### flow/config.mk
export PLATFORM = sky130hd
export DESIGN_NAME = adder_32bit
export DESIGN_NICKNAME = adder_32bit
export VERILOG_FILES = /design/flow/design.v
export SDC_FILE = /design/flow/constraint.sdc
export NUM_CORES = 4
export LEC_CHECK = 0
export CAP_MARGIN = 20
export CELL_PAD_IN_SITES_DETAIL_PLACEMENT = 0
export CELL_PAD_IN_SITES_GLOBAL_PLACEMENT = 1
export CORE_ASPECT_RATIO = 1.34
export CORE_MARGIN = 7
export CORE_UTILIZATION = 16
export CTS_CLUSTER_DIAMETER = 334
export CTS_CLUSTER_SIZE = 71
export GPL_ROUTABILITY_DRIVEN = 0
export GPL_TIMING_DRIVEN = 0
export HOLD_SLACK_MARGIN = -0.0
export MAX_ROUTING_LAYER = met5
export MIN_ROUTING_LAYER = met1
export PLACE_DENSITY_LB_ADDON = 0.23
export SETUP_SLACK_MARGIN = 5.0
export SLEW_MARGIN = 5
export TNS_END_PERCENT = 85
### flow/constraint.sdc
create_clock -name core_clock -period 65.5 [get_ports {clk}]
set_input_delay 13.1000 -clock core_clock [delete_from_list [all_inputs] [get_ports {clk}]]
set_output_delay 13.1000 -clock core_clock [all_outputs]
set_load 0.01 [all_outputs]
### flow/design.v
`timescale 1ns / 1ps
module CompareAndShift32Bit (
    input [7:0] exp_a,
    input [7:0] exp_b,
    input [23:0] man_a,
    input [23:0] man_b,
    output reg [23:0] al_man_a,
    output reg [23:0] al_man_b,
    output reg [7:0] shift
);
    always @(*) begin
        if (exp_a > exp_b) begin
            shift = exp_a - exp_b;
            al_man_a = man_a;
            al_man_b = man_b >> shift;
        end else begin
            shift = exp_b - exp_a;
            al_man_a = man_a >> shift;
            al_man_b = man_b;
        end
    end
endmodule
`timescale 1ns / 1ps
module Addition32Bit (
    input sign_a,
    input sign_b,
    input [23:0] a,b,
    output reg [24:0] res,
    output reg sign_res
    );
    always @(*) begin
        if (sign_a == sign_b) begin
            sign_res = sign_a;   
            res = a+b;
        end
        else if (a >= b) begin
            res = a - b;
            sign_res = sign_a;
        end
        else begin
            res = b - a;
            sign_res = sign_b;
        end
    end
endmodule	
`timescale 1ns / 1ps
module Normalization32Bit (
    input [24:0] res,
    input [7:0] exp_base,
    output reg [23:0] man_res,
    output reg [7:0] exp_res,
    output reg overflow
);
    reg [24:0] normalized_result;
    integer i;
    always @(*) begin
        normalized_result = res;
        exp_res = exp_base;
        if (normalized_result[24]) begin
            normalized_result = normalized_result >> 1;
            exp_res = exp_base + 1;
        end else begin
            for (i = 0; i < 24; i = i + 1) begin
                if (normalized_result[23] == 0 && exp_res > 0) begin
                    normalized_result = normalized_result << 1;
                    exp_res = exp_res - 1;
                end
            end
            if (normalized_result == 25'b0)
                exp_res = 8'b0;
        end
        man_res = normalized_result[23:0];
        overflow = (exp_res >= 8'b11111111);
    end
endmodule
`timescale 1ns / 1ps
module adder_32bit(
    input clk,
    input rst,
    input [31:0] i_a,
    input [31:0] i_b,
    input i_vld,
    output reg [31:0] o_res,
    output reg o_res_vld,
    output reg overflow
);
wire [7:0] shift;
wire [23:0] al_man_a, al_man_b;
wire sign_a, sign_b, sign_res;
wire [7:0] exp_a, exp_b, exp_res;
wire [23:0] man_a, man_b, man_res;
wire [24:0] res;
wire operation_overflow;
assign sign_a = i_a[31];
assign sign_b = i_b[31];
assign exp_a = i_a[30:23];
assign exp_b = i_b[30:23];
assign man_a = (exp_a == 8'b0) ? {1'b0, i_a[22:0]} : {1'b1, i_a[22:0]};  
assign man_b = (exp_b == 8'b0) ? {1'b0, i_b[22:0]} : {1'b1, i_b[22:0]};
wire is_nan_a = ((exp_a == 8'b11111111) && (man_a[22:0] != 0));  
wire is_nan_b = ((exp_b == 8'b11111111) && (man_b[22:0] != 0));
wire is_inf_a = ((exp_a == 8'b11111111) && (man_a[22:0] == 0));
wire is_inf_b = ((exp_b == 8'b11111111) && (man_b[22:0] == 0));
wire is_zero_a = ((i_a[30:0] == 0));  
wire is_zero_b = ((i_b[30:0] == 0));
CompareAndShift32Bit u_CompareAndShift32Bit (
    .exp_a(exp_a),           
    .exp_b(exp_b),           
    .man_a(man_a),           
    .man_b(man_b),           
    .al_man_a(al_man_a),     
    .al_man_b(al_man_b),     
    .shift(shift)            
);
Addition32Bit u_Addition32Bit (
    .sign_a(sign_a),         
    .sign_b(sign_b),         
    .a(al_man_a),            
    .b(al_man_b),            
    .res(res),               
    .sign_res(sign_res)      
);
Normalization32Bit u_Normalization32Bit (
    .res(res),                                   
    .exp_base((exp_a > exp_b) ? exp_a : exp_b),  
    .man_res(man_res),                           
    .exp_res(exp_res),                           
    .overflow(operation_overflow)                
);
always @(posedge clk or posedge rst) begin
    if (rst) begin
        o_res <= 32'b0;
        o_res_vld <= 1'b0;
        overflow <= 1'b0;
    end else if (i_vld) begin
        if (is_nan_a || is_nan_b || (is_inf_a && is_inf_b && (sign_a != sign_b))) begin
            o_res <= 32'h7FC00000;  
            overflow <= 1'b1;
        end 
        else if (is_inf_a || is_inf_b) begin
            o_res <= is_inf_a ? i_a : i_b;  
            overflow <= 1'b1;
        end 
        else if (is_zero_a && is_zero_b) begin
            o_res <= 32'b0;  
            overflow <= 1'b0;
        end 
        else begin
        o_res <= {sign_res, exp_res, man_res[22:0]};
        o_res_vld <= 1'b1;
        overflow <= operation_overflow;
        end
        o_res_vld <= 1'b1;
    end else begin
        o_res_vld <= 1'b0;
    end
end
endmodule
### flow/run.sh
#!/bin/bash
# the make line also repeats each setting of config.mk as NAME=value (left out here)
make -C /OpenROAD-flow-scripts/flow DESIGN_CONFIG=/design/flow/config.mk WORK_HOME=/design/flow/orfs CLKGATE_MAP_FILE= finish
==> run summary, run 1 <==
Worst path arrival time - 57440 ps
Clock Path Buffers - 2
Syn-to-layout area delta - 21.9%
Reg2reg path depth - 2
Synth area leaders - mux2i_1 (13%), nand2_1 (7.9%), a21oi_1 (7.8%)
Antenna-violating nets left - 0
Ys Warns - 4
Die area - 0.160 mm^2
Dominant register cell - dfrtp_1
Drt wl/cell - 18.8 um
Hold Fails Final Rpt - 0
Antenna diodes - 0
Number of remaining DRC errors - 0
Gr ovfl total - 0
Largest net degree at the start of global routing - 35
Most used cell, CP - clkbuf_4
Yosys cell types - 121
Top-area cell share - 13.4%
CP Class - primary input to register
Clock Skew - 0 ps
Worst-path clk slew - 70 ps
Starting density of the core - 16.1%
Crit path max-delay family - buffers and inverters
Final worst path period need - 57290 ps
GR Util All Layers - 13.1%
HP Class - register to register
Slowest CP cell - o31ai_2
Area fraction in and, or, nand and nor cells - 29.1%
Vias per std cell - 4.69
Netlist Area Pre-Place - 0.0238 mm^2
Final-report max-slew violation count - 0
Reg2Reg Setup Slack - 64520 ps
Final setup fails - 0
Hold Crit Depth - 2
FP Rows - 163
Worst Setup EP - o_res[16]$_DFFE_PP0P_
CTS tree - yes
Dpl cells - 5797
Buf/Inv on CP - 68
Clock Latency Late Sink - 290 ps
Flip-flops with a built-in enable - 0
Drt pass-1 iters - 6
Ys cells - 3712
Cts hold-fix bufs - 0
Yosys aoi share - 33.1%
Max Fclk - 17.5 MHz
Slew HR - 22.3%
Antenna violations before repair - 1
WHS Endpoint - o_res[27]$_DFFE_PP0P_
Synthesis area per yosys - 0.0238 mm^2
DRT iter0 DRCs - 1579
CP Data Required Time - 65660 ps
Mapped Nets - 3898
Final WL - 110 mm
Setup slack after layout - 8210 ps
Cell count after synthesis - 3712
Die Span X - 347 um
Die Ht - 460 um
Yosys reg bits - 34
Hold Path Origin - o_res[27]$_DFFE_PP0P_
OpenROAD warnings - 84
Final std cells w/o fill - 5862
Num CTS Buffers - 5
Critical path capture point type - register
CTS sink count - 34
Mux area share - 18.1%
Worst-path fanout max - 10
Fa+ha+maj area frac - 6.47%
Worst r2r src - overflow$_DFFE_PP0P_
Yosys xor share - 3.78%
Cell type with the largest total area - mux2i_1
Vias in the first global route - 28291
Port bufs - 100
RSZ-0062 raised after global routing - false
Outcome - no timing/DRC/antenna violations
Worst setup path start - i_b[23]
Cell depth of the worst setup path - 228
Count leader, synth - nand2_1
Fin nets - 4067
Root buf cell - clkbuf_16
Fillcell total - 17203
Worst-margin pin slew - 1160 ps
Pre-CTS setup slack - -12630 ps
Final HPWL from detailed placement - 95.1 mm
Top post-synthesis cells by count - nand2_1 (500), nor2_1 (453), a21oi_1 (369)
Avg Inst Size Synth - 6.40 um^2
Maxcap violations - 0
Top Ports - 101
Main logic family - AND-OR/OR-AND gates
Final Cycle Share - 87.5%
Reg area - 851 um^2
H-tree level count - 2
Routed vias - 27517
Ys async rst share - 100%
Slowest stage delay, CP - 510 ps
Logic area - 0.0222 mm^2
Core Box Area - 0.147 mm^2
First-pass GRT wire length - 170 mm
Synth Seq Share - 3.58%
R2r endpoint - overflow$_DFFE_PP0P_
Setup crit start kind - primary input
## final cells by class
type                            count  area share, %
Clock inverter                      3          0.238
Inverter                          165           2.14
Sequential cell                    34           2.94
Multi-Input combinational cell   3318           76.8
Buffer                            195           3.75
Timing Repair Buffer              162           5.18
Clock buffer                        5          0.432
Tap cell                         1980           8.55
## stage by stage
stage	area, um^2	TNS, ps	util (%)	hold slack (ps)
after CTS	28500	0	19.3	522
after global placement	27200	-402330	18.5	490
after global routing	29000	0	19.7	548
final	29000	0	19.7	510
after detailed placement	27300	-392000	18.5	507
after floorplan	23800	0	-	525
## routing by layer
layer  vias up  GRT usage [%]  wire, um
li1      14000              -         -
met1     12992           14.9     46100
met2       406           25.7     57800
met3       119          0.569      1540
met4         0           4.81      4870
met5         -              0         0
## timing repair
item                       CTS  global route
gates resized              225           108
setup endpoints to repair   32            32
setup buffers               29            28
gates cloned                 0             0
pin swaps                   24            25
==> run 2: changes to the inputs <==
Settings changed: CELL_PAD_IN_SITES_DETAIL_PLACEMENT 0 to not set, CELL_PAD_IN_SITES_GLOBAL_PLACEMENT 1 to not set, CORE_ASPECT_RATIO 1.34 to not set, CORE_MARGIN 7 to 2, CORE_UTILIZATION 16 to 65, CTS_CLUSTER_DIAMETER 334 to not set, CTS_CLUSTER_SIZE 71 to not set, GPL_ROUTABILITY_DRIVEN 0 to not set, GPL_TIMING_DRIVEN 0 to not set, HOLD_SLACK_MARGIN -0.0 to -0.09, MAX_ROUTING_LAYER met5 to met4, MIN_ROUTING_LAYER met1 to not set, PLACE_DENSITY_LB_ADDON 0.23 to not set, SLEW_MARGIN 5 to 20, TNS_END_PERCENT 85 to not set.
Clock period 65.5 ns to 37.2 ns, I/O delays scaled along.
==> run 2 against run 1 <==
Net effect:
- the flow now stops in global routing (5_1_grt)
- synthesized area unchanged
- synthesized cell count unchanged
- die size down 76%
==> run summary, run 2 <==
Synth Seq Share - 3.58% (unchanged)
Gr ovfl total - 23
Ys Warns - 4 (unchanged)
CTS sink count - 34 (unchanged)
GR Util All Layers - 66.4%
Top post-synthesis cells by count - nand2_1 (500), nor2_1 (453), a21oi_1 (369)
Avg Inst Size Synth - 6.40 um^2 (unchanged)
Cts hold-fix bufs - 0 (unchanged)
FP Rows - 70 (-57%)
Ys async rst share - 100% (unchanged)
Ys cells - 3712 (unchanged)
Clock Path Buffers - 2 (unchanged)
GPL Wtd Cong - 1.22
Netlist Area Pre-Place - 0.0238 mm^2 (unchanged)
Yosys xor share - 3.78% (unchanged)
Num CTS Buffers - 5 (unchanged)
Count leader, synth - nand2_1
Yosys cell types - 121 (unchanged)
Yosys aoi share - 33.1% (unchanged)
Core Box Area - 0.0363 mm^2 (-75%)
Last stage - global routing (5_1_grt)
Die Ht - 195 um (-58%)
Flip-flops with a built-in enable - 0 (unchanged)
Outcome - did not finish
Fa+ha+maj area frac - 6.47% (unchanged)
Top-area cell share - 13.4% (unchanged)
First Err - [ERROR GRT-0232] Routing congestion too high. Check the congestion heatmap in the GUI.
Synth area leaders - mux2i_1 (13%), nand2_1 (7.9%), a21oi_1 (7.8%)
Cell type with the largest total area - mux2i_1
Die Span X - 195 um (-44%)
Main logic family - AND-OR/OR-AND gates
H-tree level count - 2 (unchanged)
Port bufs - 100 (unchanged)
Mux area share - 18.1% (unchanged)
Die area - 0.0381 mm^2 (-76%)
Starting density of the core - 65.5% (+49 points)
Yosys reg bits - 34 (unchanged)
Root buf cell - clkbuf_16
Top Ports - 101 (unchanged)
Final HPWL from detailed placement - 68.9 mm (-28%)
Mapped Nets - 3898 (unchanged)
Area of placed instances - 0.0275 mm^2 (+0.71%)
Area fraction in and, or, nand and nor cells - 29.1% (unchanged)
Dominant register cell - dfrtp_1
Cell count after synthesis - 3712 (unchanged)
Synthesis area per yosys - 0.0238 mm^2 (unchanged)
run 2: timing repair:
item | 4_1_cts
resized | 332
gates cloned | 4
pin swaps | 181
buffers inserted | 201
setup endpoints to repair | 32
run 2: routing by layer:
layer | GRT overflow | track usage (%)
met2 | 15 | 90.3
met5 | - | -
met1 | 1 | 67.4
met3 | 1 | 38.3
met4 | 6 | 58.9
run 2: metrics by stage:
step	setup WS (ps)	std cells	setup TNS [ps]
CTS	1770	4552	0
global placement	-93.2	4339	-284
floorplan	-5980	3712	-185970
detailed placement	-1340	4339	-33970
==> run 3: changes to the inputs <==
Settings changed: CELL_PAD_IN_SITES_DETAIL_PLACEMENT set to 0, CELL_PAD_IN_SITES_GLOBAL_PLACEMENT set to 3, CORE_MARGIN 2 to 4, CORE_UTILIZATION 65 to 24, CTS_CLUSTER_SIZE set to 13, HOLD_SLACK_MARGIN -0.09 to 0.02, MAX_ROUTING_LAYER met4 to not set, PLACE_DENSITY_LB_ADDON set to 0.29, SETUP_SLACK_MARGIN 5.0 to not set.
Clock period 37.2 ns to 28.0 ns, I/O delays scaled along.
==> run 3 against run 2 <==
Net effect:
- synthesized area unchanged
- the layout now fails its checks (negative setup slack)
- synthesized cell count stayed put
- die size went up to 2.7 times the previous value
==> run summary, run 3 <==
Final setup fails - 32
DRT iter0 DRCs - 1841
Slew HR - 27.5%
Worst-margin pin slew - 1090 ps
Most used cell, CP - ha_4
Setup crit start kind - primary input
Vias in the first global route - 32596
CTS tree - yes
Core Box Area - 0.0983 mm^2 (+170%)
Netlist Area Pre-Place - 0.0238 mm^2 (unchanged)
Area fraction in and, or, nand and nor cells - 29.1% (unchanged)
Die Ht - 323 um (+65%)
Vias per std cell - 5.00
Syn-to-layout area delta - 75.0%
Antenna violations before repair - 0
First-pass GRT wire length - 178 mm
Final setup TNS - -178440 ps
Antenna-violating nets left - 0
Crit path max-delay family - AND-OR/OR-AND gates
Final worst path period need - 33700 ps
Root buf cell - clkbuf_16
H-tree level count - 2 (unchanged)
Mapped Nets - 3898 (unchanged)
Hold Path Origin - o_res[24]$_DFFE_PP0P_
Critical path capture point type - register
Top-area cell share - 13.4% (unchanged)
CTS sink count - 34 (unchanged)
Worst setup path start - i_a[25]
Count leader, synth - nand2_1
Cts hold-fix bufs - 0 (unchanged)
Design area - 0.0416 mm^2
Worst Setup EP - o_res[22]$_DFFE_PP0P_
GR Util All Layers - 20.9%
Setup slack after layout - -5700 ps
GPL Wtd Cong - 0.912 (-25%)
Ys async rst share - 100% (unchanged)
Reg2Reg Setup Slack - 27010 ps
Antenna diodes - 0
WHS Endpoint - o_res[24]$_DFFE_PP0P_
Die area - 0.104 mm^2 (+170%)
Synth Seq Share - 3.58% (unchanged)
Slowest stage delay, CP - 430 ps
Area of placed instances - 0.0372 mm^2 (+35%)
Clock Path Buffers - 2 (unchanged)
Reg2reg path depth - 2
Yosys reg bits - 34 (unchanged)
Avg Inst Size Synth - 6.40 um^2 (unchanged)
Hold Crit Depth - 2
Yosys aoi share - 33.1% (unchanged)
CP Class - primary input to register
Routed vias - 32932
HP Class - register to register
Max Fclk - 29.7 MHz
Synth area leaders - mux2i_1 (13%), nand2_1 (7.9%), a21oi_1 (7.8%)
Top post-synthesis cells by count - nand2_1 (500), nor2_1 (453), a21oi_1 (369)
Drt pass-1 iters - 5
Worst r2r src - overflow$_DFFE_PP0P_
Dominant register cell - dfrtp_1
Final design utilization - 42.3%
Yosys cell types - 121 (unchanged)
Buf/Inv on CP - 32
Maxcap violations - 0
Num CTS Buffers - 5 (unchanged)
Hold Fails Final Rpt - 0
Outcome - complete, but fails checks
Worst-path fanout max - 5
CP Data Required Time - 28220 ps
Cell count after synthesis - 3712 (unchanged)
Fin nets - 5480
Fa+ha+maj area frac - 6.47% (unchanged)
R2r endpoint - overflow$_DFFE_PP0P_
Final Cycle Share - 120%
Ys Warns - 4 (unchanged)
Final WL - 113 mm
Final-report max-slew violation count - 0
OpenROAD warnings - 87
Gr ovfl total - 0
Clock Latency Late Sink - 290 ps
RSZ-0062 raised after global routing - true
Worst path arrival time - 33920 ps
Die Span X - 323 um (+65%)
Port bufs - 100 (unchanged)
Flip-flops with a built-in enable - 0 (unchanged)
Main logic family - AND-OR/OR-AND gates
Hold WS - 499 ps
Yosys xor share - 3.78% (unchanged)
Slowest CP cell - a2111oi_4
Top Ports - 101 (unchanged)
Ys cells - 3712 (unchanged)
Mux area share - 18.1% (unchanged)
FP Rows - 115 (+64%)
Final HPWL from detailed placement - 93.5 mm (+36%)
Synthesis area per yosys - 0.0238 mm^2 (unchanged)
Cell depth of the worst setup path - 183
Drt wl/cell - 17.2 um
Worst-path clk slew - 60 ps
Clock Skew - 0 ps
Largest net degree at the start of global routing - 54
Cell type with the largest total area - mux2i_1
Layout check failures - negative setup slack
Starting density of the core - 24.2% (-41 points)
Number of remaining DRC errors - 0
## run 3: per-layer routing
layer	track usage [%]	up-vias	part of all wire, %
met5	0	-	0
met4	2.20	0	1.1
met3	2.26	71	3.9
met2	34.3	499	44
met1	30.2	15528	51
li1	-	16834	-
## run 3: timing repair
item / 4_1_cts / 5_1_grt
pin swaps: 207 / 133
setup buffers: 207 / 65
gates resized: 312 / 167
gates cloned: 2 / 2
setup endpoints to repair: 32 / 32
## run 3: cell type report
class / instances / area, um^2
fill: 10299 / 56700
inverter: 165 / 634
timing repair buffer: 1770 / 13900
multi-input combinational: 3318 / 24400
sequential: 34 / 851
tap: 1287 / 1610
clock buffer: 6 / 139
clock inverter: 2 / 60.1
## run 3: stage by stage
step / setup WS, ps / instances
after floorplan: -13340 / 3712
after global placement: -7080 / 6307
after detailed placement: -7620 / 6307
after CTS: -5470 / 6521
after global routing: -7010 / 6582
final: -5700 / 6582
==> run 4: changes to the inputs <==
Settings changed: ABC_AREA set to 1, CELL_PAD_IN_SITES_DETAIL_PLACEMENT 0 to not set, CELL_PAD_IN_SITES_GLOBAL_PLACEMENT 3 to not set, CORE_MARGIN 4 to 2, CORE_UTILIZATION 24 to 40, CTS_CLUSTER_DIAMETER set to 125, CTS_CLUSTER_SIZE 13 to 15, GPL_TIMING_DRIVEN set to 0, HOLD_SLACK_MARGIN 0.02 to 0.22, MAX_ROUTING_LAYER set to met4, PLACE_DENSITY_LB_ADDON 0.29 to not set, TNS_END_PERCENT set to 60.
Clock period 28.0 ns to 40.0 ns, I/O delays scaled along.
==> run 4 against run 3 <==
Net effect:
- the run now finishes clean
- synthesized area is 17% higher
- worst hold slack worse by 3.8 ps
- count of clock-buffer cells in the layout down 1
==> run summary, run 4 <==
Mux area share - 0.323% (-18 points)
Final WL - 92.3 mm (-19%)
Outcome - no timing/DRC/antenna violations
Ys cells - 4974 (+34%)
Final design utilization - 44.5% (+2.2 points)
Yosys cell types - 85 (-30%)
Reg2reg path depth - 1 (-1)
Final Cycle Share - 94.0% (-26 points)
Cts hold-fix bufs - 0 (unchanged)
Flip-flops with a built-in enable - 0 (unchanged)
Worst setup path start - i_a[23]
Slowest stage delay, CP - 530 ps (+100 ps)
CP Class - primary input to register
WHS Endpoint - o_res[14]$_DFFE_PP0P_
Starting density of the core - 40.5% (+16 points)
GR Util All Layers - 25.9% (+5.0 points)
Netlist Area Pre-Place - 0.0279 mm^2 (+17%)
Drt wl/cell - 15.3 um (-11%)
Ys Warns - 4 (unchanged)
Critical path capture point type - register
Die area - 0.0718 mm^2 (-31%)
Syn-to-layout area delta - 9.83%
Hold Path Origin - o_res[14]$_DFFE_PP0P_
Num CTS Buffers - 5 (unchanged)
Vias in the first global route - 28033 (-14%)
R2r endpoint - o_res[31]$_DFFE_PP0P_
Slew HR - 42.6% (+15 points)
Worst-margin pin slew - 853 ps (-234 ps)
Worst path arrival time - 37820 ps (+3900 ps)
Final-report max-slew violation count - 0 (unchanged)
Largest net degree at the start of global routing - 31 (-43%)
Top post-synthesis cells by count - nand2_1 (1301), nor2_1 (612), inv_1 (571)
Setup crit start kind - primary input
Cell type with the largest total area - nand2_1
Antenna violations before repair - 1 (+1)
Max Fclk - 26.6 MHz
OpenROAD warnings - 84 (-3.4%)
Crit path max-delay family - simple AND/OR/NAND/NOR gates
Hold Fails Final Rpt - 0 (unchanged)
Port bufs - 100 (unchanged)
Synth area leaders - nand2_1 (18%), nor2_1 (8.2%), inv_1 (7.7%)
Top-area cell share - 17.5% (+4.2 points)
Drt pass-1 iters - 6 (+1)
Count leader, synth - nand2_1
Fa+ha+maj area frac - 5.48% (-0.99 points)
Worst-path clk slew - 70 ps (about the same)
Mapped Nets - 5160 (+32%)
Clock Latency Late Sink - 300 ps (about the same)
Vias per std cell - 5.11 (+2.1%)
Worst Setup EP - overflow$_DFFE_PP0P_
First-pass GRT wire length - 147 mm (-17%)
Yosys xor share - 1.70% (-2.1 points)
Cell count after synthesis - 4974 (+34%)
CTS tree - yes
Synthesis area per yosys - 0.0279 mm^2 (+17%)
Area fraction in and, or, nand and nor cells - 55.8% (+27 points)
Final std cells w/o fill - 6030 (-8.4%)
Antenna-violating nets left - 0 (unchanged)
Slowest CP cell - clkdlybuf4s50_1
Avg Inst Size Synth - 5.60 um^2 (-12%)
Number of remaining DRC errors - 0 (unchanged)
DRT iter0 DRCs - 2555 (+39%)
Main logic family - simple AND/OR/NAND/NOR gates
Clock Path Buffers - 2 (unchanged)
Most used cell, CP - nand2_4
Routed vias - 30795 (-6.5%)
Cell depth of the worst setup path - 244 (+33%)
Dominant register cell - dfrtp_1
Final HPWL from detailed placement - 79.4 mm (-15%)
Maxcap violations - 0 (unchanged)
Die Ht - 268 um (-17%)
Synth Seq Share - 3.05% (-0.53 points)
Fillcell total - 7711 (-25%)
H-tree level count - 2 (unchanged)
Final worst path period need - 37600 ps
CTS sink count - 34 (unchanged)
Ys async rst share - 100% (unchanged)
Core Box Area - 0.0688 mm^2 (-30%)
Reg2Reg Setup Slack - 39170 ps (+12160 ps)
HP Class - register to register
GPL Wtd Cong - 0.991 (+8.7%)
Top Ports - 101 (unchanged)
Yosys reg bits - 34 (unchanged)
Hold Crit Depth - 2 (unchanged)
FP Rows - 96 (-17%)
Root buf cell - clkbuf_16
Dpl cells - 6006 (-4.8%)
Die Span X - 268 um (-17%)
Yosys aoi share - 18.1% (-15 points)
Worst-path fanout max - 10 (+5)
Gr ovfl total - 0 (unchanged)
Buf/Inv on CP - 38 (+19%)
Final setup TNS - 0 ps (+178440 ps)
Design area - 0.0306 mm^2 (-26%)
Worst r2r src - o_res[31]$_DFFE_PP0P_
Area of placed instances - 0.0301 mm^2 (-19%)
Fin nets - 5283 (-3.6%)
Final setup fails - 0 (-100%)
Clock Skew - 0 ps (unchanged)
CP Data Required Time - 40220 ps (+12000 ps)
run 4: through the flow:
step / hold WS (ps) / setup slack [ps]
2_1_floorplan: 513 / 6250
3_3_place_gp: 469 / 510
3_5_place_dp: 477 / 293
4_1_cts: 493 / 559
5_1_grt: 529 / -8.59
6_report: 495 / 2400
run 4: what timing repair did:
action	4_1_cts	5_1_grt
setup buffers	0	15
endpoints found under the setup margin	0	32
resized	0	76
run 4: routing by layer:
metal / vias to the layer above / GRT usage (%) / wire length (um)
met5: - / - / 0
met4: 0 / 6.57 / 2710
met3: 134 / 1.92 / 4720
met2: 805 / 40.6 / 40000
met1: 13757 / 35.8 / 44800
li1: 16099 / - / -
run 4: cell type report:
class                   count  area, um^2  share of cell area, %
well taps                 931        1160                   3.81
multi-input cells        4074       22900                   74.9
flip-flops and latches     34         851                   2.78
diodes                      1        2.50                0.00818
repair buffers            116        1140                   3.73
inverters                 669        2660                   8.67
plain buffers             197        1680                   5.48
clock inverters             3        68.8                  0.225
clock buffers               5         125                  0.409
==> run 5: changes to the inputs <==
Settings changed: ABC_AREA 1 to 0, CAP_MARGIN 20 to 25, CELL_PAD_IN_SITES_DETAIL_PLACEMENT set to 0, CELL_PAD_IN_SITES_GLOBAL_PLACEMENT set to 0, CORE_ASPECT_RATIO set to 1.43, CORE_MARGIN 2 to 6, CORE_UTILIZATION 40 to 17, CTS_CLUSTER_DIAMETER 125 to not set, CTS_CLUSTER_SIZE 15 to 92, GPL_TIMING_DRIVEN 0 to 1, HOLD_SLACK_MARGIN 0.22 to not set, MAX_ROUTING_LAYER met4 to not set, MIN_ROUTING_LAYER set to met1, PLACE_DENSITY set to 0.51, SETUP_SLACK_MARGIN set to 5.0, TNS_END_PERCENT 60 to not set.
Clock period 40.0 ns to 47.1 ns, I/O delays scaled along.
==> run 5 against run 4 <==
Net effect:
- still clean
- cell count down 6.6%
- via count down 8.7%
- register-to-register slack better by 7000 ps
- sequential cell count unchanged
- clock skew unchanged
- die size up 110%
- final area down 2.1%
- non-clock buffer count down 26
- utilization down 23 points
- critical endpoint is now o_res[25]$_DFFE_PP0P_
- highest routed layer unchanged
==> run summary, run 5 <==
Worst Setup EP - o_res[25]$_DFFE_PP0P_
Crit path max-delay family - AND-OR/OR-AND gates
Final setup TNS - 0 ps (unchanged)
Die area - 0.149 mm^2 (+110%)
Worst r2r src - overflow$_DFFE_PP0P_
Fa+ha+maj area frac - 6.47% (+0.99 points)
CTS sink count - 34 (unchanged)
Top-area cell share - 13.4% (-4.2 points)
Routed vias - 28127 (-8.7%)
Synth area leaders - mux2i_1 (13%), nand2_1 (7.9%), a21oi_1 (7.8%)
First-pass GRT wire length - 153 mm (+4.1%)
Final WL - 98.2 mm (+6.5%)
Buf/Inv on CP - 21 (-45%)
Ys async rst share - 100% (unchanged)
CTS tree - yes
Clock Skew - 0 ps (unchanged)
Main logic family - AND-OR/OR-AND gates
Worst-margin pin slew - 1080 ps (+229 ps)
OpenROAD warnings - 85 (+1.2%)
Yosys xor share - 3.78% (+2.1 points)
Num CTS Buffers - 5 (unchanged)
Final HPWL from detailed placement - 80.5 mm (+1.4%)
Max Fclk - 24.7 MHz
Ys Warns - 4 (unchanged)
Mux area share - 18.1% (+18 points)
Outcome - no timing/DRC/antenna violations
Most used cell, CP - ha_4
WHS Endpoint - o_res[29]$_DFFE_PP0P_
Setup crit start kind - primary input
Hold Crit Depth - 2 (unchanged)
Maxcap violations - 0 (unchanged)
Die Span X - 325 um (+21%)
Gr ovfl total - 0 (unchanged)
Worst-path fanout max - 31 (+21)
Largest net degree at the start of global routing - 69 (+120%)
Yosys aoi share - 33.1% (+15 points)
Cts hold-fix bufs - 0 (unchanged)
Hold Path Origin - o_res[29]$_DFFE_PP0P_
Reg2Reg Setup Slack - 46130 ps (+6960 ps)
Vias in the first global route - 27504 (-1.9%)
Cell count after synthesis - 3712 (-25%)
Yosys cell types - 121 (+42%)
GPL Wtd Cong - 0.942 (-4.9%)
CP Class - primary input to register
GR Util All Layers - 12.2% (-14 points)
Port bufs - 100 (unchanged)
Starting density of the core - 17.2% (-23 points)
Hold Fails Final Rpt - 0 (unchanged)
Clock Path Buffers - 2 (unchanged)
Mapped Nets - 3898 (-24%)
Worst setup path start - i_a[24]
Core Box Area - 0.138 mm^2 (+100%)
Fin nets - 3999 (-24%)
Slew HR - 25.8% (-17 points)
Netlist Area Pre-Place - 0.0238 mm^2 (-15%)
Cell type with the largest total area - mux2i_1
Fillcell total - 15676 (+100%)
Antenna-violating nets left - 0 (unchanged)
Synth Seq Share - 3.58% (+0.53 points)
R2r endpoint - overflow$_DFFE_PP0P_
Drt wl/cell - 17.5 um (+14%)
Reg2reg path depth - 2 (+1)
H-tree level count - 2 (unchanged)
Final worst path period need - 40440 ps
Yosys reg bits - 34 (unchanged)
Die Ht - 459 um (+71%)
Drt pass-1 iters - 5 (-1)
Top post-synthesis cells by count - nand2_1 (500), nor2_1 (453), a21oi_1 (369)
Final-report max-slew violation count - 0 (unchanged)
Worst path arrival time - 40610 ps (+2790 ps)
Final Cycle Share - 85.9% (-8.1 points)
Slowest CP cell - a2111oi_2
Slowest stage delay, CP - 520 ps (about the same)
Cell depth of the worst setup path - 168 (-31%)
FP Rows - 163 (+70%)
CP Data Required Time - 47270 ps (+7050 ps)
Top Ports - 101 (unchanged)
Final setup fails - 0 (unchanged)
Synthesis area per yosys - 0.0238 mm^2 (-15%)
Area fraction in and, or, nand and nor cells - 29.1% (-27 points)
Ys cells - 3712 (-25%)
Avg Inst Size Synth - 6.40 um^2 (+14%)
Syn-to-layout area delta - 26.1%
Clock Latency Late Sink - 280 ps (-20 ps)
Count leader, synth - nand2_1
Dominant register cell - dfrtp_1
RSZ-0062 raised after global routing - false
Vias per std cell - 5.00 (-2.2%)
Antenna violations before repair - 4 (+3)
Root buf cell - clkbuf_16
Worst-path clk slew - 60 ps (about the same)
Number of remaining DRC errors - 0 (unchanged)
Critical path capture point type - register
DRT iter0 DRCs - 1677 (-34%)
Flip-flops with a built-in enable - 0 (unchanged)
HP Class - register to register
==> run 5: metrics by stage <==
| step | hold WS, ps | utilization, % | cell area, um^2 | std cells | setup slack (ps) |
|---|---|---|---|---|---|
| 2_1_floorplan | 537 | - | 25400 | 3712 | 1940 |
| 3_3_place_gp | 502 | 20.4 | 28200 | 5552 | 1410 |
| 3_5_place_dp | 504 | 20.4 | 28200 | 5554 | 1250 |
| 4_1_cts | 522 | 20.8 | 28800 | 5587 | 5030 |
| 5_1_grt | 553 | 21.7 | 30000 | 5629 | 4870 |
| 6_report | 515 | 21.7 | 30000 | 5630 | 6660 |
==> run 5: final cells by class <==
cell class | count | area (um^2) | area share, %
multi-input cells | 3320 | 23400 | 78.1
repair buffers | 287 | 2600 | 8.68
well taps | 1815 | 2270 | 7.58
flip-flops and latches | 34 | 851 | 2.84
inverters | 165 | 629 | 2.10
clock buffers | 5 | 125 | 0.418
clock inverters | 3 | 68.8 | 0.230
diodes | 1 | 2.50 | 0.00835
==> run 5: layer usage <==
layer  global-route usage, %  wire [um]
met2                    23.5      50700
met3                   0.843       3190
met1                    14.0      40000
met5                       0          0
met4                    4.39       4360
==> run 5: what timing repair did <==
item                                    in CTS  in global routing
cloned                                       2                  3
resized                                     54                176
setup buffers                               23                 38
hold endpoints to repair                     0                  0
endpoints found under the setup margin      32                 32
pin swaps                                   15                 45
==> run 6: changes to the inputs <==
Settings changed: ABC_AREA 0 to not set, CAP_MARGIN 25 to 20, CELL_PAD_IN_SITES_DETAIL_PLACEMENT 0 to not set, CORE_ASPECT_RATIO 1.43 to 1.05, CORE_MARGIN 6 to 2, CORE_UTILIZATION 17 to 55, CTS_CLUSTER_SIZE 92 to not set, GPL_ROUTABILITY_DRIVEN set to 0, GPL_TIMING_DRIVEN 1 to not set, HOLD_SLACK_MARGIN set to -0.0, PLACE_DENSITY 0.51 to 0.58, SETUP_SLACK_MARGIN 5.0 to not set, SLEW_MARGIN 20 to 15.
Clock period 47.1 ns to 44.3 ns, I/O delays scaled along.
==> run 6 against run 5 <==
Net effect:
- via count grew 3.0%
- sequential cell count stayed put
- largest cell class unchanged
- sequential share of layout area rose by 0.27 points
- utilization rose by 42 points
- still clean on timing, DRC and antenna
- clock skew unchanged
==> run summary, run 6 <==
Main logic family - AND-OR/OR-AND gates
Drt wl/cell - 19.7 um (+13%)
Synth Seq Share - 3.58% (unchanged)
Slowest CP cell - clkdlybuf4s50_1
Final std cells w/o fill - 4347 (-23%)
WHS Endpoint - o_res[29]$_DFFE_PP0P_
Max Fclk - 23.6 MHz
First-pass GRT wire length - 136 mm (-11%)
DRT iter0 DRCs - 2987 (+78%)
Die Span X - 207 um (-36%)
Syn-to-layout area delta - 15.2%
Final HPWL from detailed placement - 69.3 mm (-14%)
Top-area cell share - 13.4% (unchanged)
Hold Fails Final Rpt - 0 (unchanged)
Most used cell, CP - ha_4
Die area - 0.0449 mm^2 (-70%)
Flip-flops with a built-in enable - 0 (unchanged)
CTS tree - yes
GR Util All Layers - 36.5% (+24 points)
Worst path arrival time - 42500 ps (+1890 ps)
Number of remaining DRC errors - 0 (unchanged)
Final WL - 85.8 mm (-13%)
HP Class - register to register
Pre-CTS setup slack - -870 ps (-2120 ps)
Synth area leaders - mux2i_1 (13%), nand2_1 (7.9%), a21oi_1 (7.8%)
Worst setup path start - i_a[24]
CP Data Required Time - 44470 ps (-2800 ps)
Buf/Inv on CP - 24 (+14%)
Yosys reg bits - 34 (unchanged)
CP Class - primary input to register
Largest net degree at the start of global routing - 59 (-14%)
Mapped Nets - 3898 (unchanged)
Clock Skew - 0 ps (unchanged)
Yosys aoi share - 33.1% (unchanged)
Gr ovfl total - 0 (unchanged)
Die Ht - 217 um (-53%)
Slowest stage delay, CP - 620 ps (+100 ps)
Maxcap violations - 0 (unchanged)
Cell type with the largest total area - mux2i_1
Fin nets - 3972 (-0.68%)
Final-report max-slew violation count - 0 (unchanged)
Yosys xor share - 3.78% (unchanged)
Yosys cell types - 121 (unchanged)
Routed vias - 28976 (+3.0%)
R2r endpoint - overflow$_DFFE_PP0P_
Worst-margin pin slew - 1160 ps (+82.5 ps)
Setup slack after layout - 1970 ps (-4680 ps)
Cell count after synthesis - 3712 (unchanged)
Dpl cells - 4303 (-23%)
Core Box Area - 0.0429 mm^2 (-69%)
Antenna violations before repair - 1 (-3)
Ys cells - 3712 (unchanged)
Avg Inst Size Synth - 6.40 um^2 (unchanged)
Starting density of the core - 55.3% (+38 points)
Reg2Reg Setup Slack - 43260 ps (-2870 ps)
Count leader, synth - nand2_1
Synthesis area per yosys - 0.0238 mm^2 (unchanged)
Antenna-violating nets left - 0 (unchanged)
Hold Path Origin - o_res[29]$_DFFE_PP0P_
Vias in the first global route - 26709 (-2.9%)
Outcome - no timing/DRC/antenna violations
Port bufs - 100 (unchanged)
Ys async rst share - 100% (unchanged)
Crit path max-delay family - AND-OR/OR-AND gates
Clock Path Buffers - 2 (unchanged)
Top post-synthesis cells by count - nand2_1 (500), nor2_1 (453), a21oi_1 (369)
Num CTS Buffers - 5 (unchanged)
Antenna diodes - 0 (-1)
Final worst path period need - 42330 ps
Dominant register cell - dfrtp_1
Drt pass-1 iters - 9 (+4)
Final Cycle Share - 95.5% (+9.7 points)
Mux area share - 18.1% (unchanged)
Slew HR - 22.4% (-3.4 points)
Clock Latency Late Sink - 280 ps (about the same)
Top Ports - 101 (unchanged)
Fa+ha+maj area frac - 6.47% (unchanged)
FP Rows - 78 (-52%)
Netlist Area Pre-Place - 0.0238 mm^2 (unchanged)
Ys Warns - 4 (unchanged)
Worst-path clk slew - 60 ps (about the same)
Cell depth of the worst setup path - 175 (+4.2%)
Worst r2r src - overflow$_DFFE_PP0P_
Final setup fails - 0 (unchanged)
Cts hold-fix bufs - 0 (unchanged)
Setup crit start kind - primary input
H-tree level count - 2 (unchanged)
CTS sink count - 34 (unchanged)
Worst-path fanout max - 31 (unchanged)
Area fraction in and, or, nand and nor cells - 29.1% (unchanged)
Worst Setup EP - overflow$_DFFE_PP0P_
Root buf cell - clkbuf_16
Critical path capture point type - register
Hold Crit Depth - 2 (unchanged)
Reg2reg path depth - 2 (unchanged)
OpenROAD warnings - 87 (+2.4%)
Vias per std cell - 6.67 (+33%)
## run 6: timing repair
action	4_1_cts	5_1_grt
gates cloned	2	3
setup endpoints to repair	30	32
endpoints found under the hold margin	0	0
pin swaps	2	9
gates resized	1	42
buffers inserted	0	31
## run 6: layout make-up
type / instances / area, um^2
Clock inverter: 3 / 68.8
Inverter: 165 / 629
Clock buffer: 5 / 125
Timing Repair Buffer: 257 / 2260
Multi-Input combinational cell: 3323 / 22700
Tap cell: 560 / 701
Fill cell: 4046 / 15600
Sequential cell: 34 / 851
## run 6: through the flow
| stage | TNS, ps | util (%) | hold slack [ps] | cell area, um^2 |
|---|---|---|---|---|
| 2_1_floorplan | -4640 | - | 537 | 25400 |
| 4_1_cts | 0 | 62.5 | 522 | 26800 |
| 5_1_grt | -40.2 | 63.8 | 560 | 27400 |
| 3_5_place_dp | -13740 | 62.0 | 508 | 26600 |
| 3_3_place_gp | 0 | 62.0 | 494 | 26600 |
| 6_report | 0 | 63.8 | 517 | 27400 |
## run 6: routing by layer
layer | part of all wire, % | track usage [%] | vias up
met5 | 0.0093 | 0 | -
met4 | 4.5 | 14.3 | 2
met3 | 7.5 | 4.63 | 317
met2 | 45 | 59.8 | 1380
met1 | 43 | 48.2 | 13455
li1 | - | - | 13822
==> run 7: changes to the inputs <==
Settings changed: ABC_AREA set to 1, CELL_PAD_IN_SITES_GLOBAL_PLACEMENT 0 to not set, CORE_ASPECT_RATIO 1.05 to not set, CORE_UTILIZATION 55 to 62, CTS_CLUSTER_DIAMETER set to 241, CTS_CLUSTER_SIZE set to 100, GPL_ROUTABILITY_DRIVEN 0 to not set, HOLD_SLACK_MARGIN -0.0 to not set, MIN_ROUTING_LAYER met1 to not set, PLACE_DENSITY 0.58 to 0.4, SLEW_MARGIN 15 to 20, TNS_END_PERCENT set to 15.
Clock period 44.3 ns to 21.9 ns, I/O delays scaled along.
==> run 7 against run 6 <==
Net effect:
- the run now fails in global routing (5_1_grt)
- synthesized area increased by 17%
- synthesized cell count rose by 34%
- die size is 4.0% higher
==> run summary, run 7 <==
Fa+ha+maj area frac - 5.48% (-0.99 points)
Count leader, synth - nand2_1
Synthesis area per yosys - 0.0279 mm^2 (+17%)
Die Span X - 216 um (+4.4%)
Die area - 0.0467 mm^2 (+4.0%)
Core Box Area - 0.0443 mm^2 (+3.2%)
Ys async rst share - 100% (unchanged)
Flip-flops with a built-in enable - 0 (unchanged)
H-tree level count - 2 (unchanged)
Die Ht - 216 um (-0.45%)
Cell count after synthesis - 4974 (+34%)
Port bufs - 100 (unchanged)
Pre-CTS setup slack - -7340 ps (-6470 ps)
GR Util All Layers - 88.5%
Final HPWL from detailed placement - 84.6 mm (+22%)
Yosys aoi share - 18.1% (-15 points)
Mapped Nets - 5160 (+32%)
Outcome - did not finish
Starting density of the core - 62.9% (+7.6 points)
Netlist Area Pre-Place - 0.0279 mm^2 (+17%)
Area fraction in and, or, nand and nor cells - 55.8% (+27 points)
Last stage - global routing (5_1_grt)
FP Rows - 77 (-1.3%)
Main logic family - simple AND/OR/NAND/NOR gates
Dpl cells - 6718 (+56%)
GPL Wtd Cong - 1.06
Synth Seq Share - 3.05% (-0.53 points)
Yosys cell types - 85 (-30%)
Clock Path Buffers - 2 (unchanged)
Num CTS Buffers - 5 (unchanged)
Yosys xor share - 1.70% (-2.1 points)
Cell type with the largest total area - nand2_1
Synth area leaders - nand2_1 (18%), nor2_1 (8.2%), inv_1 (7.7%)
Dominant register cell - dfrtp_1
Yosys reg bits - 34 (unchanged)
First Err - [ERROR GRT-0232] Routing congestion too high. Check the congestion heatmap in the GUI.
Avg Inst Size Synth - 5.60 um^2 (-12%)
CTS sink count - 34 (unchanged)
Gr ovfl total - 1074
Top post-synthesis cells by count - nand2_1 (1301), nor2_1 (612), inv_1 (571)
Top-area cell share - 17.5% (+4.2 points)
Ys cells - 4974 (+34%)
Root buf cell - clkbuf_16
Top Ports - 101 (unchanged)
Ys Warns - 4 (unchanged)
Mux area share - 0.323% (-18 points)
==> run 7: timing repair <==
action,4_1_cts
gates resized,277
endpoints found under the setup margin,32
setup buffers,95
hold buffers,0
gates cloned,8
pin swaps,111
==> run 7: through the flow <==
| stage | utilization (%) | setup TNS, ps | instance area, um^2 |
|---|---|---|---|
| 4_1_cts | 90.8 | -165870 | 40200 |
| 3_3_place_gp | 86.5 | -173890 | 38300 |
| 3_5_place_dp | 86.5 | -222760 | 38300 |
| 2_1_floorplan | - | -202170 | 28800 |
==> run 7: layer usage <==
layer  overflow  GRT usage, %
met3         22          71.7
met4        321           100
met5          4          34.9
met1         18          85.0
met2        709           106
==> run 8: changes to the inputs <==
Settings changed: ABC_AREA 1 to not set, CORE_UTILIZATION 62 to 70, CTS_CLUSTER_DIAMETER 241 to not set, CTS_CLUSTER_SIZE 100 to 25, PLACE_DENSITY 0.4 to not set, SETUP_SLACK_MARGIN set to 4.87, TNS_END_PERCENT 15 to not set.
Clock period 21.9 ns to 27.0 ns, I/O delays scaled along.
==> run 8 against run 7 <==
Net effect:
- the run fails in detailed placement (3_5_place_dp)
- synthesized area decreased by 15%
- synthesized cell count down 25%
- die size shrank 24%
==> run summary, run 8 <==
Die Ht - 188 um (-13%)
Top Ports - 101 (unchanged)
Main logic family - AND-OR/OR-AND gates
Yosys reg bits - 34 (unchanged)
Core Box Area - 0.0334 mm^2 (-25%)
Ys Warns - 4 (unchanged)
First Err - [ERROR DPL-0038] Utilization greater than 100%, impossible to legalize
Synthesis area per yosys - 0.0238 mm^2 (-15%)
Die area - 0.0354 mm^2 (-24%)
Flip-flops with a built-in enable - 0 (unchanged)
Synth Seq Share - 3.58% (+0.53 points)
Outcome - did not finish
Fa+ha+maj area frac - 6.47% (+0.99 points)
Count leader, synth - nand2_1
Starting density of the core - 71.0% (+8.2 points)
Top-area cell share - 13.4% (-4.2 points)
Dominant register cell - dfrtp_1
Yosys cell types - 121 (+42%)
Avg Inst Size Synth - 6.40 um^2 (+14%)
Ys async rst share - 100% (unchanged)
Mux area share - 18.1% (+18 points)
Yosys xor share - 3.78% (+2.1 points)
Port bufs - 100 (unchanged)
Last stage - detailed placement (3_5_place_dp)
Synth area leaders - mux2i_1 (13%), nand2_1 (7.9%), a21oi_1 (7.8%)
Ys cells - 3712 (-25%)
Netlist Area Pre-Place - 0.0238 mm^2 (-15%)
Area fraction in and, or, nand and nor cells - 29.1% (-27 points)
GPL Wtd Cong - 1.22 (+16%)
Top post-synthesis cells by count - nand2_1 (500), nor2_1 (453), a21oi_1 (369)
Mapped Nets - 3898 (-24%)
Die Span X - 188 um (-13%)
FP Rows - 67 (-13%)
Cell count after synthesis - 3712 (-25%)
Yosys aoi share - 33.1% (+15 points)
Cell type with the largest total area - mux2i_1
run 8: stage by stage:
stage	setup WS [ps]	cells	hold WS, ps
global placement	-6810	5310	489
floorplan	-14140	3712	537
==> run 9: changes to the inputs <==
Settings changed: CELL_PAD_IN_SITES_DETAIL_PLACEMENT set to 2, CORE_UTILIZATION 70 to 62, CTS_CLUSTER_SIZE 25 to not set, GPL_ROUTABILITY_DRIVEN set to 1, MAX_ROUTING_LAYER set to met5, MIN_ROUTING_LAYER set to met1, SETUP_SLACK_MARGIN 4.87 to not set, SLEW_MARGIN 20 to 35, TNS_END_PERCENT set to 20.
Clock period 27.0 ns to 36.3 ns, I/O delays scaled along.
==> run 9 against run 8 <==
Net effect:
- the flow again stops in detailed placement (3_5_place_dp)
- die size up 13%
- synthesized cell count unchanged
- synthesized area is the same
==> run summary, run 9 <==
Outcome - did not finish
Last stage - detailed placement (3_5_place_dp)
First Err - Error: detail_place.tcl, 38 bad optional access
Ys async rst share - 100% (unchanged)
Die area - 0.0399 mm^2 (+13%)
Synth area leaders - mux2i_1 (13%), nand2_1 (7.9%), a21oi_1 (7.8%)
Count leader, synth - nand2_1
Top post-synthesis cells by count - nand2_1 (500), nor2_1 (453), a21oi_1 (369)
Avg Inst Size Synth - 6.40 um^2 (unchanged)
Ys cells - 3712 (unchanged)
Synthesis area per yosys - 0.0238 mm^2 (unchanged)
Main logic family - AND-OR/OR-AND gates
Area fraction in and, or, nand and nor cells - 29.1% (unchanged)
Die Span X - 200 um (+6.1%)
Flip-flops with a built-in enable - 0 (unchanged)
Mapped Nets - 3898 (unchanged)
GPL Wtd Cong - 1.21 (-1.3%)
Core Box Area - 0.0377 mm^2 (+13%)
Dominant register cell - dfrtp_1
Netlist Area Pre-Place - 0.0238 mm^2 (unchanged)
Top Ports - 101 (unchanged)
Starting density of the core - 63.1% (-8.0 points)
Yosys cell types - 121 (unchanged)
Cell count after synthesis - 3712 (unchanged)
Fa+ha+maj area frac - 6.47% (unchanged)
FP Rows - 71 (+6.0%)
Port bufs - 100 (unchanged)
Yosys aoi share - 33.1% (unchanged)
Mux area share - 18.1% (unchanged)
Yosys xor share - 3.78% (unchanged)
Yosys reg bits - 34 (unchanged)
Cell type with the largest total area - mux2i_1
Synth Seq Share - 3.58% (unchanged)
Die Ht - 200 um (+6.1%)
Ys Warns - 4 (unchanged)
Top-area cell share - 13.4% (unchanged)
==> run 9: stage by stage <==
step	setup WS (ps)	cells	hold WS (ps)
after global placement	-41.6	4418	479
after floorplan	-6700	3712	525
==> run 10: changes to the inputs <==
Settings changed: ABC_AREA set to 1, CELL_PAD_IN_SITES_DETAIL_PLACEMENT 2 to not set, CELL_PAD_IN_SITES_GLOBAL_PLACEMENT set to 0, CORE_ASPECT_RATIO set to 1.34, CORE_UTILIZATION 62 to 57, CTS_CLUSTER_SIZE set to 87, GPL_ROUTABILITY_DRIVEN 1 to 0, HOLD_SLACK_MARGIN set to -0.0, MAX_ROUTING_LAYER met5 to not set, PLACE_DENSITY_LB_ADDON set to 0.23, SETUP_SLACK_MARGIN set to -1.75, SLEW_MARGIN 35 to 15, TNS_END_PERCENT 20 to not set.
Clock period 36.3 ns to 22.8 ns, I/O delays scaled along.
==> run 10 against run 9 <==
Net effect:
- the flow stops in global routing (5_1_grt)
- synthesized cell count rose by 34%
- die size rose by 27%
- synthesized area rose by 17%
==> run summary, run 10 <==
FP Rows - 93 (+31%)
Top post-synthesis cells by count - nand2_1 (1301), nor2_1 (612), inv_1 (571)
Final HPWL from detailed placement - 87.6 mm
Mapped Nets - 5160 (+32%)
Last stage - global routing (5_1_grt)
Top Ports - 101 (unchanged)
GR Util All Layers - 67.7%
Yosys reg bits - 34 (unchanged)
Synthesis area per yosys - 0.0279 mm^2 (+17%)
Avg Inst Size Synth - 5.60 um^2 (-12%)
Synth Seq Share - 3.05% (-0.53 points)
Yosys xor share - 1.70% (-2.1 points)
Port bufs - 100 (unchanged)
Synth area leaders - nand2_1 (18%), nor2_1 (8.2%), inv_1 (7.7%)
Main logic family - simple AND/OR/NAND/NOR gates
Pre-CTS setup slack - -6330 ps
Outcome - did not finish
Yosys aoi share - 18.1% (-15 points)
Cell count after synthesis - 4974 (+34%)
Cts hold-fix bufs - 0
Top-area cell share - 17.5% (+4.2 points)
Dominant register cell - dfrtp_1
Core Box Area - 0.0482 mm^2 (+28%)
H-tree level count - 2
Fa+ha+maj area frac - 5.48% (-0.99 points)
CTS sink count - 34
Die area - 0.0507 mm^2 (+27%)
First Err - [ERROR GRT-0232] Routing congestion too high. Check the congestion heatmap in the GUI.
Gr ovfl total - 94
Ys cells - 4974 (+34%)
Area fraction in and, or, nand and nor cells - 55.8% (+27 points)
Num CTS Buffers - 5
Area of placed instances - 0.0386 mm^2
Netlist Area Pre-Place - 0.0279 mm^2 (+17%)
Starting density of the core - 57.9% (-5.2 points)
Root buf cell - clkbuf_16
Ys async rst share - 100% (unchanged)
Mux area share - 0.323% (-18 points)
Flip-flops with a built-in enable - 0 (unchanged)
Die Span X - 195 um (-2.4%)
Cell type with the largest total area - nand2_1
Ys Warns - 4 (unchanged)
Count leader, synth - nand2_1
Yosys cell types - 85 (-30%)
Clock Path Buffers - 2
Die Ht - 260 um (+30%)
run 10: timing repair:
item / 4_1_cts
pin swaps: 107
gates cloned: 4
setup buffers: 68
endpoints found under the setup margin: 32
gates resized: 225
run 10: per-stage QoR:
stage / hold WS (ps) / instances
floorplan: 513 / 4974
global placement: 465 / 6784
detailed placement: 472 / 6784
CTS: 490 / 6861
run 10: metal layers:
layer,overflow,GRT usage [%]
met5,0,25.9
met4,39,70.0
met3,3,51.3
met2,50,89.3
met1,2,63.2
==> run 11: changes to the inputs <==
Settings changed: ABC_AREA 1 to not set, CELL_PAD_IN_SITES_GLOBAL_PLACEMENT 0 to not set, CORE_ASPECT_RATIO 1.34 to not set, CORE_UTILIZATION 57 to 70, CTS_CLUSTER_DIAMETER set to 204, CTS_CLUSTER_SIZE 87 to 41, GPL_ROUTABILITY_DRIVEN 0 to not set, HOLD_SLACK_MARGIN -0.0 to not set, MIN_ROUTING_LAYER met1 to not set, PLACE_DENSITY_LB_ADDON 0.23 to not set, SETUP_SLACK_MARGIN -1.75 to 5.0, SLEW_MARGIN 15 to 20, TNS_END_PERCENT set to 5.
Clock period 22.8 ns to 38.0 ns, I/O delays scaled along.
==> run 11 against run 10 <==
Net effect:
- die size fell by 30%
- the flow again stops in global routing (5_1_grt)
- synthesized area decreased by 15%
- synthesized cell count fell by 25%
==> run summary, run 11 <==
Fa+ha+maj area frac - 6.47% (+0.99 points)
Die Span X - 188 um (-3.5%)
First Err - [ERROR GRT-0232] Routing congestion too high. Check the congestion heatmap in the GUI.
Synthesis area per yosys - 0.0238 mm^2 (-15%)
Root buf cell - clkbuf_16
Ys async rst share - 100% (unchanged)
Count leader, synth - nand2_1
Starting density of the core - 71.0% (+13 points)
Core Box Area - 0.0334 mm^2 (-31%)
Main logic family - AND-OR/OR-AND gates
Top post-synthesis cells by count - nand2_1 (500), nor2_1 (453), a21oi_1 (369)
Ys cells - 3712 (-25%)
Synth area leaders - mux2i_1 (13%), nand2_1 (7.9%), a21oi_1 (7.8%)
Netlist Area Pre-Place - 0.0238 mm^2 (-15%)
Yosys cell types - 121 (+42%)
FP Rows - 67 (-28%)
CTS sink count - 34 (unchanged)
Cell type with the largest total area - mux2i_1
Last stage - global routing (5_1_grt)
Clock Path Buffers - 2 (unchanged)
Die area - 0.0354 mm^2 (-30%)
GR Util All Layers - 88.6%
Area of placed instances - 0.0270 mm^2 (-30%)
Avg Inst Size Synth - 6.40 um^2 (+14%)
Yosys aoi share - 33.1% (+15 points)
GPL Wtd Cong - 1.11
Port bufs - 100 (unchanged)
Cts hold-fix bufs - 0 (unchanged)
Outcome - did not finish
Cell count after synthesis - 3712 (-25%)
Die Ht - 188 um (-28%)
Area fraction in and, or, nand and nor cells - 29.1% (-27 points)
Top-area cell share - 13.4% (-4.2 points)
Dominant register cell - dfrtp_1
H-tree level count - 2 (unchanged)
Mux area share - 18.1% (+18 points)
Pre-CTS setup slack - -1810 ps (+4530 ps)
Ys Warns - 4 (unchanged)
Synth Seq Share - 3.58% (+0.53 points)
Flip-flops with a built-in enable - 0 (unchanged)
Mapped Nets - 3898 (-24%)
Yosys reg bits - 34 (unchanged)
Final HPWL from detailed placement - 67.1 mm (-23%)
Num CTS Buffers - 5 (unchanged)
Gr ovfl total - 659
Yosys xor share - 3.78% (+2.1 points)
Top Ports - 101 (unchanged)
-- run 11: layer usage --
layer	track usage [%]	GRT overflow
met3	75.4	20
met4	95.1	230
met1	85.9	7
met5	43.0	1
met2	104	401
-- run 11: per-stage QoR --
stage               utilization, %  setup TNS (ps)  hold WS (ps)  instances
floorplan                        -         -166250           525       3712
detailed placement            80.7          -48670           497       4264
CTS                           89.0               0           512       4439
global placement              80.7           -5390           486       4264
-- run 11: what timing repair did --
action	CTS
cloned	4
setup buffers	163
setup endpoints to repair	32
gates resized	304
pin swaps	167
==> run 12: changes to the inputs <==
Settings changed: CELL_PAD_IN_SITES_GLOBAL_PLACEMENT set to 0, CORE_ASPECT_RATIO set to 1.05, CORE_UTILIZATION 70 to 65, CTS_CLUSTER_DIAMETER 204 to not set, CTS_CLUSTER_SIZE 41 to 34, GPL_ROUTABILITY_DRIVEN set to 0, HOLD_SLACK_MARGIN set to -0.0, MIN_ROUTING_LAYER set to met1, PLACE_DENSITY set to 0.58, SETUP_SLACK_MARGIN 5.0 to not set, SLEW_MARGIN 20 to 15, TNS_END_PERCENT 5 to not set.
Clock period 38.0 ns to 54.5 ns, I/O delays scaled along.
==> run 12 against run 11 <==
Net effect:
- now clean on timing, DRC and antenna
- synthesized area is the same
- die size rose by 7.5%
- synthesized cell count stayed put
==> run summary, run 12 <==
CP Class - primary input to register
Final-report max-slew violation count - 0
Met3 Usage GRT - 8.11%
Starting density of the core - 66.2% (-4.8 points)
CTS sink count - 34 (unchanged)
Cell depth of the worst setup path - 182
Die area - 0.0381 mm^2 (+7.5%)
Final std cells w/o fill - 4171
Worst setup path start - i_a[23]
Area fraction in and, or, nand and nor cells - 29.1% (unchanged)
Die Ht - 200 um (+6.2%)
CP Data Required Time - 54680 ps
H-tree level count - 2 (unchanged)
Setup crit start kind - primary input
Vias per std cell - 6.93
Cell type with the largest total area - mux2i_1
Hold Crit Depth - 2
Antenna-violating nets left - 0
Cts hold-fix bufs - 0 (unchanged)
Slowest CP cell - clkdlybuf4s50_1
Final setup fails - 0
Worst-path clk slew - 60 ps
Reg2reg path depth - 2
Reg2Reg Setup Slack - 53510 ps
Met1 Use GR - 50.1%
Yosys xor share - 3.78% (unchanged)
Syn-to-layout area delta - 7.46%
Root buf cell - clkbuf_16
Number of remaining DRC errors - 0
Final Cycle Share - 94.7%
Drt pass-1 iters - 9
R2r endpoint - overflow$_DFFE_PP0P_
Worst-margin pin slew - 1170 ps
WHS Endpoint - o_res[24]$_DFFE_PP0P_
Avg Inst Size Synth - 6.40 um^2 (unchanged)
Core Box Area - 0.0359 mm^2 (+7.3%)
Top post-synthesis cells by count - nand2_1 (500), nor2_1 (453), a21oi_1 (369)
Antenna violations before repair - 2
Buf/Inv on CP - 29
Num CTS Buffers - 5 (unchanged)
Hold Path Origin - o_res[24]$_DFFE_PP0P_
HP Class - register to register
First-pass GRT wire length - 131 mm
GR Util All Layers - 41.2%
Crit path max-delay family - AND-OR/OR-AND gates
Worst path arrival time - 51780 ps
Clock Path Buffers - 2 (unchanged)
Cell count after synthesis - 3712 (unchanged)
Synth area leaders - mux2i_1 (13%), nand2_1 (7.9%), a21oi_1 (7.8%)
Critical path capture point type - register
CTS tree - yes
Hold Fails Final Rpt - 0
Pre-CTS setup slack - -227 ps (+1580 ps)
Most used cell, CP - ha_1
FP Rows - 71 (+6.0%)
Dominant register cell - dfrtp_1
Mux area share - 18.1% (unchanged)
Setup slack after layout - 2900 ps
Global route hottest layer - met2
Met2 Resource Use GR - 68.8%
Mapped Nets - 3898 (unchanged)
Top Ports - 101 (unchanged)
Max Fclk - 19.4 MHz
Worst-path fanout max - 75
Die Span X - 191 um (+1.2%)
Outcome - no timing/DRC/antenna violations
Ys async rst share - 100% (unchanged)
Ys Warns - 4 (unchanged)
DRT iter0 DRCs - 3299
Synthesis area per yosys - 0.0238 mm^2 (unchanged)
Clock Latency Late Sink - 290 ps
Slew HR - 19.4%
Dpl cells - 4151 (-2.7%)
Yosys reg bits - 34 (unchanged)
Maxcap violations - 0
Ys cells - 3712 (unchanged)
Clock Skew - 0 ps
Routed vias - 28912
Final WL - 82.5 mm
Final HPWL from detailed placement - 65.4 mm (-2.6%)
Port bufs - 100 (unchanged)
Worst r2r src - overflow$_DFFE_PP0P_
Gr ovfl total - 0
Netlist Area Pre-Place - 0.0238 mm^2 (unchanged)
Worst Setup EP - overflow$_DFFE_PP0P_
Count leader, synth - nand2_1
Yosys aoi share - 33.1% (unchanged)
Vias in the first global route - 26414
Final design utilization - 71.1%
Flip-flops with a built-in enable - 0 (unchanged)
Main logic family - AND-OR/OR-AND gates
Largest net degree at the start of global routing - 76
Fa+ha+maj area frac - 6.47% (unchanged)
Fin nets - 3881
Slowest stage delay, CP - 550 ps
Yosys cell types - 121 (unchanged)
Drt wl/cell - 19.8 um
OpenROAD warnings - 86
Synth Seq Share - 3.58% (unchanged)
Final worst path period need - 51600 ps
Top-area cell share - 13.4% (unchanged)
[run 12: area by class of cell]
type	instances	area [um^2]
tap	474	593
inverter	165	619
antenna	1	2.50
clock inverter	2	12.5
clock buffer	6	139
timing repair buffer	166	1520
multi-input combinational	3323	21800
fill	3191	10400
sequential	34	851
[run 12: stage by stage]
stage          TNS, ps  instance area [um^2]  hold slack, ps
2_1_floorplan        0                 23800             525
3_3_place_gp         0                 25100             498
3_5_place_dp      -530                 25100             503
4_1_cts              0                 25300             519
5_1_grt           -122                 25500             536
6_report             0                 25500             515
[run 12: layer usage]
layer | routed length, um | share of wire, %
met4 | 4890 | 5.9
met5 | 12 | 0.015
met2 | 37200 | 45
met3 | 7600 | 9.2
met1 | 32800 | 40
[run 12: repair_timing]
item / in CTS / in global routing
setup buffers: 0 / 6
pin swaps: 0 / 5
gates resized: 2 / 30
endpoints found under the setup margin: 1 / 32
cloned: 0 / 5
